==> run a: inputs <==
Design openNocTop, start of the top module:
module openNocTop #(parameter X=2,Y=2,data_width=32, x_size=1, y_size=1,total_width=(x_size+y_size+data_width),sw_no=X*Y)
(
input wire clk,
input wire rstn,
input wire [(X*Y)-1:0] r_valid_pe,
input wire [(total_width*X*Y)-1:0] r_data_pe,
output wire [(X*Y)-1:0] r_ready_pe,
output wire [(X*Y)-1:0] w_valid_pe,
output wire [(total_width*X*Y)-1:0] w_data_pe
);
clock: 7.5 ns
lec_check: 0
cap_margin: 20
core_margin: 2
core_utilization: 12
slew_margin: 20
run.sh (not shown) runs the stock make flow with config.mk's settings and CLKGATE_MAP_FILE=.
==> run b (differences from run a) <==
- CORE_UTILIZATION: 12 -> 52
==> flow/constraint.sdc (replaced) <==
create_clock -name core_clock -period 3.31 [get_ports {clk}]
set_input_delay 0.6620 -clock core_clock [delete_from_list [all_inputs] [get_ports {clk}]]
set_output_delay 0.6620 -clock core_clock [all_outputs]
set_load 0.01 [all_outputs]
==> qor summary <==
metric                                                                                                             run b          run a
Power density cells                                                                                         1170 nW/um^2    493 nW/um^2
Number of clock buffers inserted by TritonCTS                                                                         47             50
Placed cell areas                                                                                             31500 um^2     33200 um^2
Via count                                                                                                          27900          27200
WL met3                                                                                                          16.6 mm        17.6 mm
Met2 capacity usage during global routing                                                                          61.0%          19.8%
Area Overhead vs Synth                                                                                             22.7%          29.8%
Worst-path maximum fanout                                                                                             12             65
Sw frac                                                                                                            45.9%          48.2%
Via count of the first global-routing pass                                                                         25400          24100
Max-slew headroom                                                                                                  25.6%          18.8%
Number of cells traversed by the worst register-to-register path                                                       6              7
Chip area                                                                                                     53700 um^2    229000 um^2
R2r setup slk                                                                                                    0.31 ns        3.62 ns
Wire per inst                                                                                                    30.7 um        25.7 um
Outcome                                                                                 no timing/DRC/antenna violations  no timing/DRC/antenna violations
Combinational gate area                                                                                       13500 um^2     13600 um^2
Worst setup startpoint                                            xs[0].ys[0].instnce.nbyn_instance.o_valid_t$_SDFF_PN0_  r_data_pe[69]
Clock latency on the worst-skew pair                                                                             0.62 ns        0.64 ns

==> job 9926: inputs <==
==> flow/design.v <==
module nbyn #(parameter x_coord ='d0,parameter y_coord='d0,X=2,Y=2,data_width=32, x_size=1, y_size=1,total_width=(x_size+y_size+data_width),sw_no=X*Y)  
(
input wire clk,
input wire rstn,
input wire i_ready_r,
input wire i_ready_t,
input wire i_valid_l,
input wire i_valid_b,
input wire i_valid_pe,
output wire o_ready_l,
output wire o_ready_b,
output reg  o_ready_pe,
output reg o_valid_r,
output reg o_valid_t,
output reg o_valid_pe,
input wire [total_width-1:0] i_data_l,
input wire [total_width-1:0] i_data_b,
input wire [total_width-1:0] i_data_pe,
output reg [total_width-1:0] o_data_r,
output reg [total_width-1:0] o_data_t,
output reg [total_width-1:0] o_data_pe
);
wire leftToPe;
wire bottomToPe;
wire peTope;
reg  leftToRight;
reg leftToTop;
reg bottomToRight;
reg bottomToTop;
wire peToTop;
wire peToRight;
assign  o_ready_l = 1'b1;
assign  o_ready_b = 1'b1;
assign leftToPe = ((i_data_l[x_size-1:0]==x_coord) & (i_data_l[x_size+y_size-1:x_size]==y_coord) & i_valid_l);
always @(*)
begin
    if(i_valid_l)
    begin
        if(i_data_l[x_size-1:0]!=x_coord)
        begin
            leftToTop = 1'b0;
            leftToRight = 1'b1;
        end
        else if(i_data_l[x_size+y_size-1:x_size]!=y_coord)
        begin
            leftToTop   = 1'b1;
            leftToRight = 1'b0;
        end
        else
        begin
            leftToTop   = 1'b0;
            leftToRight = 1'b0;
        end
    end
    else
    begin
         leftToTop = 1'b0;
         leftToRight = 1'b0;
    end
end
always @(*)
begin
    if(i_valid_b)
    begin
        if(i_data_b[x_size+y_size-1:x_size]!=y_coord)
        begin
            bottomToTop   = 1'b1;
            bottomToRight = 1'b0;
        end
        else if(i_data_b[x_size-1:0]!=x_coord)
        begin
            bottomToTop = 1'b0;
            bottomToRight = 1'b1;
        end
        else
        begin
            bottomToTop   = 1'b0;
            bottomToRight = 1'b0;
        end
    end
    else
    begin
         bottomToTop = 1'b0;
         bottomToRight = 1'b0;
    end
end
assign bottomToPe = ((i_data_b[x_size-1:0]==x_coord) & (i_data_b[x_size+y_size-1:x_size]==y_coord) & i_valid_b);
assign peTope = ((i_data_pe[x_size-1:0]==x_coord) & (i_data_pe[x_size+y_size-1:x_size]==y_coord) & i_valid_pe & o_ready_pe);
assign peToRight = ((i_data_pe[x_size-1:0]!=x_coord) & i_valid_pe & o_ready_pe);
assign peToTop = (~peToRight & (i_data_pe[x_size+y_size-1:x_size]!=y_coord) & i_valid_pe & o_ready_pe);
always @(*)
begin
	if((~leftToRight & ~leftToTop) | (~bottomToTop & ~bottomToRight))
	begin
		o_ready_pe = 1'b1;
	end
	else
	begin
		o_ready_pe = 1'b0;
	end
end
always @(posedge clk)
begin
	if(!rstn)
		o_valid_r <=1'b0;
	if(bottomToRight) 
	begin
		o_data_r  <= i_data_b;
		o_valid_r <= 1'b1;
	end
	else if(leftToTop)
	begin
		if(bottomToTop)
		begin
			o_data_r <= i_data_b;
			o_valid_r <= 1'b1;
		end
		else if(peToTop|peToRight)
		begin
			o_data_r <= i_data_pe;
			o_valid_r <= 1'b1;
		end
		else if(bottomToPe & peTope)
		begin
			o_data_r <= i_data_b;
			o_valid_r <= 1'b1;
		end
		else
			o_valid_r <= 1'b0;
	end
	else if(peToTop)
	begin
		if(bottomToTop)
		begin
			o_data_r  <= i_data_b;
			o_valid_r <= 1'b1;
		end
		else if(leftToRight)
		begin
			o_data_r  <= i_data_l;
			o_valid_r <= 1'b1;
		end
		else if(bottomToPe & leftToPe)
		begin
			o_data_r  <= i_data_l;
			o_valid_r <= 1'b1;
		end
		else
			o_valid_r <= 1'b0;
	end
	else if(leftToPe & bottomToPe)
	begin
		o_data_r  <= i_data_l;
		o_valid_r <= 1'b1;
	end
	else if(leftToPe & peTope)
	begin
		o_data_r <= i_data_l;
		o_valid_r <= 1'b1;
	end
	else if(leftToRight)
	begin
		o_data_r  <= i_data_l;
		o_valid_r <= 1'b1;
	end
	else if(peToRight)
	begin
		o_data_r <=i_data_pe;
		o_valid_r <=1'b1;
	end
	else
	begin
		o_valid_r <=1'b0;
	end
end
always @(posedge clk)
begin
	if(!rstn)
		o_valid_t <= 1'b0;
	else if(bottomToRight) 
	begin
		if(leftToRight|leftToTop)
		begin
			o_data_t <= i_data_l;
			o_valid_t <= 1'b1;
		end
		else if(peToRight|peToTop)  
		begin
			o_data_t <= i_data_pe;
			o_valid_t <= 1'b1;
		end
		else if(leftToPe & peTope)
		begin
			o_data_t <= i_data_l;
			o_valid_t <= 1'b1;
		end
		else
			o_valid_t <= 1'b0;
	end
	else if(leftToTop)
	begin
		o_data_t <= i_data_l;
		o_valid_t <= 1'b1;
	end
	else if(peToTop)
	begin
		o_data_t  <= i_data_pe;
		o_valid_t <= 1'b1;
	end
	else if(leftToRight)
	begin
		if(bottomToTop)
		begin
			o_data_t <= i_data_b;
			o_valid_t <= 1'b1;
		end
		else if(peToRight)
		begin
			o_data_t <= i_data_pe;
			o_valid_t <= 1'b1;
		end
		else if(bottomToPe & peTope)
		begin
			o_data_t <= i_data_b;
			o_valid_t <= 1'b1;
		end
		else
			o_valid_t <= 1'b0;
	end
	else if(leftToPe & bottomToPe) 
	begin
		if(peToRight|peToTop)
		begin
			o_data_t <= i_data_pe;
			o_valid_t <= 1'b1;
		end
		else if(peTope)
		begin
			o_data_t <= i_data_b;
			o_valid_t <= 1'b1;
		end
		else
			o_valid_t <= 1'b0;
	end
	else if(bottomToPe & peTope)
	begin
		o_data_t <= i_data_b;
		o_valid_t <= 1'b1;
	end
	else if(bottomToTop)
	begin
		o_data_t <=i_data_b;
		o_valid_t <=1'b1;
	end
	else if(peToTop)
	begin
		o_data_t <= i_data_pe;
		o_valid_t <= 1'b1;
	end
	else
		o_valid_t <= 1'b0;
end
always @(posedge clk)
begin
	if(!rstn)
		o_valid_pe <= 1'b0; 
	else if(peTope)
	begin
		o_data_pe <= i_data_pe;
		o_valid_pe <=1'b1;
	end
	else if(bottomToPe)
	begin
		o_data_pe  <= i_data_b;
		o_valid_pe <= 1'b1;
	end
	else if(leftToPe)
	begin
		o_data_pe <= i_data_l;
		o_valid_pe <= 1'b1;
	end
	else
		o_valid_pe <=1'b0;
end
endmodule
module openNocTop #(parameter X=2,Y=2,data_width=32, x_size=1, y_size=1,total_width=(x_size+y_size+data_width),sw_no=X*Y)
(
input wire clk,
input wire rstn,
input wire [(X*Y)-1:0] r_valid_pe,
input wire [(total_width*X*Y)-1:0] r_data_pe,
output wire [(X*Y)-1:0] r_ready_pe,
output wire [(X*Y)-1:0] w_valid_pe,
output wire [(total_width*X*Y)-1:0] w_data_pe
);
wire  r_ready_r[X*Y-1:0];
wire  r_ready_t[X*Y-1:0];
wire  r_valid_l[X*Y-1:0];
wire  r_valid_b[X*Y-1:0];
wire  w_ready_l[X*Y-1:0];
wire  w_ready_b[X*Y-1:0];
wire  w_valid_r[X*Y-1:0];
wire  w_valid_t[X*Y-1:0];
wire [total_width-1:0]  w_data_r[X*Y-1:0];
wire [total_width-1:0]  w_data_t[X*Y-1:0];
generate
genvar x, y; 
for (x=0;x<X;x=x+1) begin:xs
   for (y=0; y<Y; y=y+1) begin:ys
      if(x==0 & y==0)
	     begin: instnce
		     nbyn #(.x_coord(x),.y_coord(y),.X(X),.Y(Y),.data_width(data_width), .x_size(x_size), .y_size(y_size),.total_width(total_width))
			   nbyn_instance(
			         .clk(clk), 
			         .rstn(rstn),     
                     .i_ready_r(r_ready_r[(y*X)+x]),    
			         .i_ready_t(r_ready_t[(y*X)+x]), 
					 .i_valid_l(w_valid_r[(y*X)+x+X-1]),
					 .i_valid_b(w_valid_t[(y*X)+x+(Y-1)*X]), 
					 .i_valid_pe(r_valid_pe[x+X*y:x+X*y]),
					 .o_ready_l(r_ready_r[(y*X)+x+X-1]),	 
					 .o_ready_b(r_ready_t[(y*X)+x+(Y-1)*X]), 
                     .o_ready_pe(r_ready_pe[x+X*y:x+X*y]),					 
					 .o_valid_r(w_valid_r[y*X+x]),
					 .o_valid_t(w_valid_t[y*X+x]), 
					 .o_valid_pe(w_valid_pe[x+X*y:x+X*y]),
					 .i_data_l(w_data_r[(y*X)+x+X-1]),	
                     .i_data_b(w_data_t[(y*X)+x+(Y-1)*X]), 
                     .o_data_r(w_data_r[y*X+x]),
                     .o_data_t(w_data_t[y*X+x]), 
					 .i_data_pe(r_data_pe[(total_width*x)+(total_width*X*y)+:total_width]),
					 .o_data_pe(w_data_pe[(total_width*x)+(total_width*X*y)+:total_width])
					 );
		 end
       else if(x!=0 & y==0)
	     begin: instnce
              nbyn #(.x_coord(x),.y_coord(y),.X(X),.Y(Y),.data_width(data_width), .x_size(x_size), .y_size(y_size),.total_width(total_width))
			     nbyn_instance(		  
			         .clk(clk), 
			         .rstn(rstn),     
                     .i_ready_r(r_ready_r[(y*X)+x]),     
			         .i_ready_t(r_ready_t[(y*X)+x]),
					 .i_valid_l(w_valid_r[(y*X)+x-1]),		
					 .i_valid_b(w_valid_t[(y*X)+x+(Y-1)*X]),
					 .i_valid_pe(r_valid_pe[x+X*y:x+X*y]),
					 .o_ready_l(r_ready_r[(y*X)+x-1]),		
					 .o_ready_b(r_ready_t[(y*X)+x+(Y-1)*X]),
					 .o_ready_pe(r_ready_pe[x+X*y:x+X*y]),
					 .o_valid_r(w_valid_r[(y*X)+x]),					  
					 .o_valid_t(w_valid_t[(y*X)+x]),
                     .o_valid_pe(w_valid_pe[x+X*y:x+X*y]),					 
					 .i_data_l(w_data_r[(y*X)+x-1]),			
                     .i_data_b(w_data_t[(y*X)+x+(Y-1)*X]),
                     .o_data_r(w_data_r[(y*X)+x]),
                     .o_data_t(w_data_t[(y*X)+x]),
					 .i_data_pe(r_data_pe[(total_width*x)+(total_width*X*y)+:total_width]),
					 .o_data_pe(w_data_pe[(total_width*x)+(total_width*X*y)+:total_width]));
		 end
      else if(x==0 & y!=0 )
	     begin: instnce
		     nbyn #(.x_coord(x),.y_coord(y),.X(X),.Y(Y),.data_width(data_width), .x_size(x_size), .y_size(y_size),.total_width(total_width))
			    nbyn_instance(
			         .clk(clk),   
			         .rstn(rstn),   
                     .i_ready_r(r_ready_r[(y*X)+x]),     
			         .i_ready_t(r_ready_t[(y*X)+x]),
					 .i_valid_l(w_valid_r[(y*X)+x+X-1]),						  
					 .i_valid_b(w_valid_t[(y*X)+x-X]),
                     .i_valid_pe(r_valid_pe[x+X*y:x+X*y]),					 
					 .o_ready_l(r_ready_r[(y*X)+x+X-1]),						  
					 .o_ready_b(r_ready_t[(y*X)+x-X]),
					 .o_ready_pe(r_ready_pe[x+X*y:x+X*y]),
					 .o_valid_r(w_valid_r[(y*X)+x]),						  
					 .o_valid_t(w_valid_t[(y*X)+x]),
					   .o_valid_pe(w_valid_pe[x+X*y:x+X*y]),	
					 .i_data_l(w_data_r[(y*X)+x+X-1]),						 
                     .i_data_b(w_data_t[(y*X)+x-X]),
                     .o_data_r(w_data_r[(y*X)+x]),
                     .o_data_t(w_data_t[(y*X)+x]),
					 .i_data_pe(r_data_pe[(total_width*x)+(total_width*X*y)+:total_width]),
					 .o_data_pe(w_data_pe[(total_width*x)+(total_width*X*y)+:total_width]))
					 ;
		 end		 
      else if(x!=0 & y!=0)
	     begin: instnce
		     nbyn #(.x_coord(x),.y_coord(y),.X(X),.Y(Y),.data_width(data_width), .x_size(x_size), .y_size(y_size),.total_width(total_width))
			    nbyn_instance(
			         .clk(clk),
			         .rstn(rstn),      
                     .i_ready_r(r_ready_r[(y*X)+x]),     
			         .i_ready_t(r_ready_t[(y*X)+x]),
					 .i_valid_l(w_valid_r[(y*X)+x-1]),						  
					 .i_valid_b(w_valid_t[(y*X)+x-X]),
					 .i_valid_pe(r_valid_pe[x+X*y:x+X*y]),	
					 .o_ready_l(r_ready_r[(y*X)+x-1]),						  
					 .o_ready_b(r_ready_t[(y*X)+x-X]),
					 .o_ready_pe(r_ready_pe[x+X*y:x+X*y]),
					 .o_valid_r(w_valid_r[(y*X)+x]),						  
					 .o_valid_t(w_valid_t[(y*X)+x]),
				     .o_valid_pe(w_valid_pe[x+X*y:x+X*y]),
					 .i_data_l(w_data_r[(y*X)+x-1]),						 
                     .i_data_b(w_data_t[(y*X)+x-X]),
                     .o_data_r(w_data_r[(y*X)+x]),
                     .o_data_t(w_data_t[(y*X)+x]),
					 .i_data_pe(r_data_pe[(total_width*x)+(total_width*X*y)+:total_width]),
					 .o_data_pe(w_data_pe[(total_width*x)+(total_width*X*y)+:total_width]));
		    end
	    end
      end			
endgenerate 
endmodule
==> flow/run.sh <==
#!/bin/bash
# the make line also repeats each setting of config.mk as NAME=value (left out here)
make -C /OpenROAD-flow-scripts/flow DESIGN_CONFIG=/design/flow/config.mk WORK_HOME=/design/flow/orfs CLKGATE_MAP_FILE= finish
==> flow/config.mk <==
export PLATFORM = sky130hd
export DESIGN_NAME = openNocTop
export DESIGN_NICKNAME = openNocTop
export VERILOG_FILES = /design/flow/design.v
export SDC_FILE = /design/flow/constraint.sdc
export NUM_CORES = 4
export LEC_CHECK = 0
export CAP_MARGIN = 25
export CELL_PAD_IN_SITES_DETAIL_PLACEMENT = 1
export CORE_MARGIN = 2
export CORE_UTILIZATION = 70
export CTS_CLUSTER_SIZE = 40
export GPL_TIMING_DRIVEN = 0
export MAX_ROUTING_LAYER = met5
export PLACE_DENSITY_LB_ADDON = 0.11
export SETUP_SLACK_MARGIN = 0.69
export SLEW_MARGIN = 20
export TNS_END_PERCENT = 85
==> flow/constraint.sdc <==
create_clock -name core_clock -period 6.94 [get_ports {clk}]
set_input_delay 1.3880 -clock core_clock [delete_from_list [all_inputs] [get_ports {clk}]]
set_output_delay 1.3880 -clock core_clock [all_outputs]
set_load 0.01 [all_outputs]
==> job 5537 (differences from job 9926) <==
==> flow/config.mk (replaced) <==
export PLATFORM = sky130hd
export DESIGN_NAME = openNocTop
export DESIGN_NICKNAME = openNocTop
export VERILOG_FILES = /design/flow/design.v
export SDC_FILE = /design/flow/constraint.sdc
export NUM_CORES = 4
export LEC_CHECK = 0
export CAP_MARGIN = 20
export CORE_MARGIN = 2
export CORE_UTILIZATION = 9
export SLEW_MARGIN = 20
==> flow/constraint.sdc (replaced) <==
create_clock -name core_clock -period 7.37 [get_ports {clk}]
set_input_delay 1.4740 -clock core_clock [delete_from_list [all_inputs] [get_ports {clk}]]
set_output_delay 1.4740 -clock core_clock [all_outputs]
set_load 0.01 [all_outputs]
==> job 6801 (differences from job 9926) <==
==> flow/config.mk (replaced) <==
export PLATFORM = sky130hd
export DESIGN_NAME = openNocTop
export DESIGN_NICKNAME = openNocTop
export VERILOG_FILES = /design/flow/design.v
export SDC_FILE = /design/flow/constraint.sdc
export NUM_CORES = 4
export LEC_CHECK = 0
export ABC_AREA = 1
export CAP_MARGIN = 20
export CORE_MARGIN = 2
export CORE_UTILIZATION = 63
export SLEW_MARGIN = 20
==> flow/constraint.sdc (replaced) <==
create_clock -name core_clock -period 2.3 [get_ports {clk}]
set_input_delay 0.4600 -clock core_clock [delete_from_list [all_inputs] [get_ports {clk}]]
set_output_delay 0.4600 -clock core_clock [all_outputs]
set_load 0.01 [all_outputs]
==> summary of the runs <==
Job 5537 completed without violations. Job 9926 never finished: it broke off in 3_5_place_dp. Job 6801 finished but failed the layout checks on setup timing.
Against job 5537, the sequential share of layout area of job 6801 is lower by 6.3 points.
Cell count: job 6801 is lower than job 5537 (about 3%).
Between job 5537 and job 6801, the lower setup slack is in job 6801 (gap 2700 ps).
Of job 6801 and job 5537, job 6801 has the higher non-clock buffer count (gap 392).
Wire length: job 5537 is higher than job 6801 (about 3.7%).
Against job 6801, the register-to-register slack of job 5537 is better by 3600 ps.
Area after synthesis is the same in job 5537 and job 9926.
Against job 5537, the clock skew of job 6801 is lower by 7.5 ps.
Power figures rest on the tool's default switching activity, not on a simulated workload.
